==> run a <==
==> flow/design.v (excerpt) <==
module Topmodule(
    input wire Clk,
    input wire Data,
    input wire Reset,
    input wire En,
    output reg Out
    );
clock: 8.12 ns
lec_check: 0
cap_margin: 15
cell_pad_in_sites_global_placement: 0
core_aspect_ratio: 0.92
core_margin: 2
core_utilization: 72
cts_cluster_diameter: 172
hold_slack_margin: -0.08
place_density: 0.63
setup_slack_margin: 2.08
slew_margin: 20
run.sh (not shown) runs the stock make flow with config.mk's settings and CLKGATE_MAP_FILE=.
==> run b: changes against run a <==
==> flow/config.mk (replaced) <==
export PLATFORM = sky130hd
export DESIGN_NAME = Topmodule
export DESIGN_NICKNAME = Topmodule
export VERILOG_FILES = /design/flow/design.v
export SDC_FILE = /design/flow/constraint.sdc
export NUM_CORES = 4
export LEC_CHECK = 0
export CAP_MARGIN = 20
export CORE_MARGIN = 2
export CORE_UTILIZATION = 17
export SLEW_MARGIN = 20
==> flow/constraint.sdc (replaced) <==
create_clock -name core_clock -period 11.2 [get_ports {Clk}]
set_input_delay 2.2400 -clock core_clock [delete_from_list [all_inputs] [get_ports {Clk}]]
set_output_delay 2.2400 -clock core_clock [all_outputs]
set_load 0.01 [all_outputs]
==> run c: changes against run a <==
==> flow/config.mk (replaced) <==
export PLATFORM = sky130hd
export DESIGN_NAME = Topmodule
export DESIGN_NICKNAME = Topmodule
export VERILOG_FILES = /design/flow/design.v
export SDC_FILE = /design/flow/constraint.sdc
export NUM_CORES = 4
export LEC_CHECK = 0
export ABC_AREA = 1
export CAP_MARGIN = 20
export CORE_MARGIN = 2
export CORE_UTILIZATION = 72
export CTS_CLUSTER_SIZE = 97
export PLACE_DENSITY = 0.43
export SLEW_MARGIN = 20
==> flow/constraint.sdc (replaced) <==
create_clock -name core_clock -period 6.21 [get_ports {Clk}]
set_input_delay 1.2420 -clock core_clock [delete_from_list [all_inputs] [get_ports {Clk}]]
set_output_delay 1.2420 -clock core_clock [all_outputs]
set_load 0.01 [all_outputs]
==> run d: changes against run a <==
==> flow/config.mk (replaced) <==
export PLATFORM = sky130hd
export DESIGN_NAME = Topmodule
export DESIGN_NICKNAME = Topmodule
export VERILOG_FILES = /design/flow/design.v
export SDC_FILE = /design/flow/constraint.sdc
export NUM_CORES = 4
export LEC_CHECK = 0
export CAP_MARGIN = 0
export CORE_ASPECT_RATIO = 1.39
export CORE_MARGIN = 2
export CORE_UTILIZATION = 72
export CTS_CLUSTER_DIAMETER = 333
export CTS_CLUSTER_SIZE = 10
export HOLD_SLACK_MARGIN = 0.29
export PLACE_DENSITY = 0.39
export SETUP_SLACK_MARGIN = 0.46
export SLEW_MARGIN = 20
export TNS_END_PERCENT = 10
==> flow/constraint.sdc (replaced) <==
create_clock -name core_clock -period 6.21 [get_ports {Clk}]
set_input_delay 1.2420 -clock core_clock [delete_from_list [all_inputs] [get_ports {Clk}]]
set_output_delay 1.2420 -clock core_clock [all_outputs]
set_load 0.01 [all_outputs]
==> notes <==
Clock skew: run b > run d > run c > run a. Of run a and run c, run c has the higher synthesized area (gap 2.9%, measured against run c). Between run c and run b, the lower non-clock buffer count is in run b (gap 90). Total power, lowest first: run b, run a, run d, run c. Against run a, the via count of run b is lower by 5.0%. Run c completed, yet does not pass: negative setup slack. Run b completed without violations. Run d finished with negative setup slack left. Run a finished but failed the layout checks on negative setup slack. In run c the first-iteration DRC count is higher than in run a, by about 19%. Clock power, highest first: run c, run d, run a, run b. Of run d and run a, run a has the higher routed wire length (gap about 0.66%, measured against run a). Synthesized cell count is the same in run b and run a.
==> figures <==
metric	run d	run c	run a	run b
Status	finished with violations	finished with violations	finished with violations	no timing/DRC/antenna violations
Reasons for failing layout checks	negative setup slack	negative setup slack	negative setup slack	-
Global-route wire length before repair	205000 um	220000 um	204000 um	210000 um
Post-Layout Inst Area	49900 um^2	51700 um^2	50500 um^2	53100 um^2
Fraction of area in multi-input gates	0.581	0.529	0.573	0.539
Clock Network Area Fraction	0.0465	0.0552	0.0618	0.0610
Total standard cell area after synthesis	46300 um^2	47700 um^2	46300 um^2	46300 um^2
M3 GR Usage	0.0568	0.0546	0.0618	0.0132
Synth mux share	0.0823	0.000420	0.0823	0.0823
Top cell type's share of synthesized area	0.338	0.329	0.338	0.338
Part of the power in registers	0.518	0.482	0.467	0.461
Biggest power consumer among the groups	sequential cells	clock	clock	clock
Clock transition at the registers of the reported paths	0.06 ns	0.06 ns	0.07 ns	0.06 ns
Die width	219 um	261 um	268 um	526 um
Final worst path period need	9.34 ns	9.23 ns	9.69 ns	10.41 ns
Most numerous cell in the Yosys netlist	sky130_fd_sc_hd__dfxtp_1	sky130_fd_sc_hd__nand2_1	sky130_fd_sc_hd__dfxtp_1	sky130_fd_sc_hd__dfxtp_1
Endpoint, Worst Hold	Scrambler.scrambler.seed[1]	Scrambler.scrambler.seed[2]	Scrambler.scrambler.seed[3]	convendcoder.conv.shift[2]
Crit share post-route	1.50	1.49	1.19	0.930
VDD IR max	253 uV	241 uV	224 uV	104 uV
Synthesized-area fraction occupied by and/or/nand/nor cells	0.224	0.263	0.224	0.224
Power figures rest on the tool's default switching activity, not on a simulated workload.
